Setup of job 3544:
==> flow/design.v <==
module alu #(
	parameter DATA_WIDTH = 32,
	parameter INST_WIDTH = 4
)(
	input                   i_clk,
	input                   i_rst_n,
	input  [DATA_WIDTH-1:0] i_data_a,
	input  [DATA_WIDTH-1:0] i_data_b,
	input  [INST_WIDTH-1:0] i_inst,
	input                   i_valid,
	output [DATA_WIDTH-1:0] o_data,
	output                  o_overflow,
	output                  o_valid
);
	reg [DATA_WIDTH - 1:0] o_data_r, o_data_w;
	reg o_overflow_r, o_overflow_w;
	reg o_valid_r, o_valid_w;
	reg [2 * DATA_WIDTH - 1:0] o_mul_temp;
	integer i;
	assign o_data = o_data_r;
	assign o_overflow = o_overflow_r;
	assign o_valid = o_valid_r;
	always @(*) begin
		if (i_valid) begin
			case (i_inst)
				4'd0: begin
					o_data_w = i_data_a + i_data_b;
					if (i_data_a[DATA_WIDTH - 1] && i_data_b[DATA_WIDTH - 1] && ~o_data_w[DATA_WIDTH - 1]) begin
						o_overflow_w = 1;
					end
					else if (~i_data_a[DATA_WIDTH - 1] && ~i_data_b[DATA_WIDTH - 1] && o_data_w[DATA_WIDTH - 1]) begin
						o_overflow_w = 1;
					end
					else begin
						o_overflow_w = 0;
					end
					o_valid_w = 1;
				end
				4'd1: begin
					o_data_w = i_data_a - i_data_b;
					if (~i_data_a[DATA_WIDTH - 1] && i_data_b[DATA_WIDTH - 1] && o_data_w[DATA_WIDTH - 1]) begin
						o_overflow_w = 1;
					end
					else if (i_data_a[DATA_WIDTH - 1] && ~i_data_b[DATA_WIDTH - 1] && ~o_data_w[DATA_WIDTH - 1]) begin
						o_overflow_w = 1;
					end
					else begin
						o_overflow_w = 0;
					end
					o_valid_w = 1;
				end
				4'd2: begin
					o_data_w = i_data_a * i_data_b;
					if ((i_data_a[DATA_WIDTH - 1] == i_data_b[DATA_WIDTH - 1]) && o_data_w[DATA_WIDTH - 1]) begin
						o_overflow_w = 1;
					end
					else if ((i_data_a[DATA_WIDTH - 1] != i_data_b[DATA_WIDTH - 1]) && ~o_data_w[DATA_WIDTH - 1]) begin
						o_overflow_w = 1;
					end
					else begin
						o_overflow_w = 0;
					end
					o_valid_w = 1;
				end
				4'd3: begin
					if (~i_data_a[DATA_WIDTH - 1] && i_data_b[DATA_WIDTH - 1]) begin
						o_data_w = i_data_a;
					end
					else if (i_data_a[DATA_WIDTH - 1] && ~i_data_b[DATA_WIDTH - 1]) begin
						o_data_w = i_data_b;
					end
					else if (i_data_a > i_data_b) begin
						o_data_w = i_data_a;
					end
					else begin
						o_data_w = i_data_b;
					end
					o_overflow_w = 0;
					o_valid_w = 1;
				end
				4'd4: begin
					if (~i_data_a[DATA_WIDTH - 1] && i_data_b[DATA_WIDTH - 1]) begin
						o_data_w = i_data_b;
					end
					else if (i_data_a[DATA_WIDTH - 1] && ~i_data_b[DATA_WIDTH - 1]) begin
						o_data_w = i_data_a;
					end
					else if (i_data_a < i_data_b) begin
						o_data_w = i_data_a;
					end
					else begin
						o_data_w = i_data_b;
					end
					o_overflow_w = 0;
					o_valid_w = 1;
				end
				4'd5: begin
					{o_overflow_w, o_data_w} = i_data_a + i_data_b;
					o_valid_w = 1;
				end
				4'd6: begin
					o_data_w = i_data_a - i_data_b;
					if (i_data_a < i_data_b) begin
						o_overflow_w = 1;
					end
					else begin
						o_overflow_w = 0;
					end
					o_valid_w = 1;
				end
				4'd7: begin
					o_mul_temp = i_data_a * i_data_b;
					o_overflow_w = 0;
					for (i = DATA_WIDTH; i < 2 * DATA_WIDTH; i = i + 1) begin
						if (o_mul_temp[i]) begin
							o_overflow_w = 1;
						end
					end
					o_data_w = o_mul_temp[DATA_WIDTH - 1:0];
					o_valid_w = 1;
				end
				4'd8: begin
					if (i_data_a > i_data_b) begin
						o_data_w = i_data_a;
					end
					else begin
						o_data_w = i_data_b;
					end
					o_overflow_w = 0;
					o_valid_w = 1;
				end
				4'd9: begin
					if (i_data_a < i_data_b) begin
						o_data_w = i_data_a;
					end
					else begin
						o_data_w = i_data_b;
					end
					o_overflow_w = 0;
					o_valid_w = 1;
				end
				4'd10: begin
					o_data_w = i_data_a & i_data_b;
					o_overflow_w = 0;
					o_valid_w = 1;
				end
				4'd11: begin
					o_data_w = i_data_a | i_data_b;
					o_overflow_w = 0;
					o_valid_w = 1;
				end
				4'd12: begin
					o_data_w = (i_data_a & ~i_data_b) | (~i_data_a & i_data_b);
					o_overflow_w = 0;
					o_valid_w = 1;
				end
				4'd13: begin
					o_data_w = ~i_data_a;
					o_overflow_w = 0;
					o_valid_w = 1;
				end
				4'd14: begin
					for (i = 0; i < DATA_WIDTH; i = i + 1) begin
						o_data_w[i] = i_data_a[DATA_WIDTH - 1 - i];
					end
					o_overflow_w = 0;
					o_valid_w = 1;
				end
				default: begin
					o_overflow_w = 0;
					o_data_w = 0;
					o_valid_w = 1;
				end
			endcase
		end
		else begin
			o_overflow_w = 0;
			o_data_w = 0;
			o_valid_w = 0;
		end
	end
	always @(posedge i_clk or negedge i_rst_n) begin
		if (~i_rst_n) begin
			o_data_r <= 0;
			o_overflow_r <= 0;
			o_valid_r <= 0;
		end
		else begin
			o_data_r <= o_data_w;
			o_overflow_r <= o_overflow_w;
			o_valid_r <= o_valid_w;
		end
	end
endmodule
==> flow/config.mk <==
export PLATFORM = sky130hd
export DESIGN_NAME = alu
export DESIGN_NICKNAME = alu
export VERILOG_FILES = /design/flow/design.v
export SDC_FILE = /design/flow/constraint.sdc
export NUM_CORES = 4
export LEC_CHECK = 0
export CAP_MARGIN = 20
export CORE_MARGIN = 2
export CORE_UTILIZATION = 71
export HOLD_SLACK_MARGIN = -0.09
export SETUP_SLACK_MARGIN = 1.32
export SLEW_MARGIN = 20
==> flow/constraint.sdc <==
create_clock -name core_clock -period 10.5 [get_ports {i_clk}]
set_input_delay 2.1000 -clock core_clock [delete_from_list [all_inputs] [get_ports {i_clk}]]
set_output_delay 2.1000 -clock core_clock [all_outputs]
set_load 0.01 [all_outputs]
run.sh (not shown) runs the stock make flow with config.mk's settings and CLKGATE_MAP_FILE=.
Job 3544: it failed during 5_1_grt, and the tool reported GRT-0116.
### job 3544 -> job 5726
# job 3544
export LEC_CHECK = 0
export CAP_MARGIN = 20
export CORE_MARGIN = 2
export CORE_UTILIZATION = 71
export HOLD_SLACK_MARGIN = -0.09
export SETUP_SLACK_MARGIN = 1.32
export SLEW_MARGIN = 20
create_clock -name core_clock -period 10.5 [get_ports {i_clk}]
# job 5726
export LEC_CHECK = 0
export CAP_MARGIN = 20
export CORE_MARGIN = 2
export CORE_UTILIZATION = 61
export CTS_CLUSTER_SIZE = 97
export SLEW_MARGIN = 20
create_clock -name core_clock -period 11.8 [get_ports {i_clk}]
### Flow results
The final layout from job 5726, which completed every stage, passed the timing, DRC and antenna checks at the end of the flow. Tool error GRT-0116 stopped job 3544 during 5_1_grt; no final results. Compared with job 3544, die extent in x in job 5726 increased by a little under 10%. Diff job 3544 -> job 5726 | count of placed standard cells including taps | down slightly. Job 5726 has pre-CTS setup slack above what job 3544 had. Diff job 3544 -> job 5726: HPWL after detailed placement fell by about 3%, flip-flop and latch count after synthesis shows no meaningful change, row count now larger, die size went up. The run showing the greater initial core utilization is job 3544. Lower core area was reported by job 3544, not job 5726.
[inputs] job 5332 vs job 5726
# job 5726
export LEC_CHECK = 0
export CAP_MARGIN = 20
export CORE_MARGIN = 2
export CORE_UTILIZATION = 61
export CTS_CLUSTER_SIZE = 97
export SLEW_MARGIN = 20
create_clock -name core_clock -period 11.8 [get_ports {i_clk}]
# job 5332
export LEC_CHECK = 0
export CAP_MARGIN = 20
export CORE_MARGIN = 2
export CORE_UTILIZATION = 61
export CTS_CLUSTER_SIZE = 41
export PLACE_DENSITY = 0.78
export SETUP_SLACK_MARGIN = -0.35
export SLEW_MARGIN = 20
export TNS_END_PERCENT = 40
create_clock -name core_clock -period 6.47 [get_ports {i_clk}]
Notes after the runs:
- Status(job 5332) = ERROR, stage = 5_1_grt
- Relative to job 5726, placer's final routability congestion estimate increased by 0.048 in job 5332.
- On number of standard cells after synthesis, job 5332 and job 5726 are neck and neck.
- As far as chip area goes, job 5726 and job 5332 are indistinguishable; the numbers are identical.
- [compare] base=job 5726 new=job 5332: number of setup buffers added after CTS picked up an extra 142, CTS sink count neither gained nor lost much.
- Delta (job 5332 minus job 5726): pre-CTS setup slack -3.65 ns, area reported by Yosys stat ~0 delta.
Inputs modified between job 5332 and job 5705:
# job 5332
export LEC_CHECK = 0
export CAP_MARGIN = 20
export CORE_MARGIN = 2
export CORE_UTILIZATION = 61
export CTS_CLUSTER_SIZE = 41
export PLACE_DENSITY = 0.78
export SETUP_SLACK_MARGIN = -0.35
export SLEW_MARGIN = 20
export TNS_END_PERCENT = 40
create_clock -name core_clock -period 6.47 [get_ports {i_clk}]
# job 5705
export LEC_CHECK = 0
export CAP_MARGIN = 20
export CORE_MARGIN = 2
export CORE_UTILIZATION = 68
export SETUP_SLACK_MARGIN = 1.36
export SLEW_MARGIN = 20
create_clock -name core_clock -period 10.5 [get_ports {i_clk}]
==> results <==
- Run status, job 5705: aborted in 5_1_grt, error GRT-0232
- Summary of job 5705 over job 5332: area share of and-or/or-and cells after synthesis has remained practically unchanged, initial cell density of the core grew by 7.0 points, total setup buffers inserted after CTS went down by about 40%, average instance area after synthesis did not really move, unique cell type count in the Yosys netlist now sits at about the same level.
- Looking at core footprint, job 5705 sits 10% below job 5332.
- Reported for job 5705 and job 5332, cell count listed in synth_stat.txt turned out identical to the last digit.
- Comparing job 5705 with job 5332, the routability congestion estimate came out essentially unchanged.
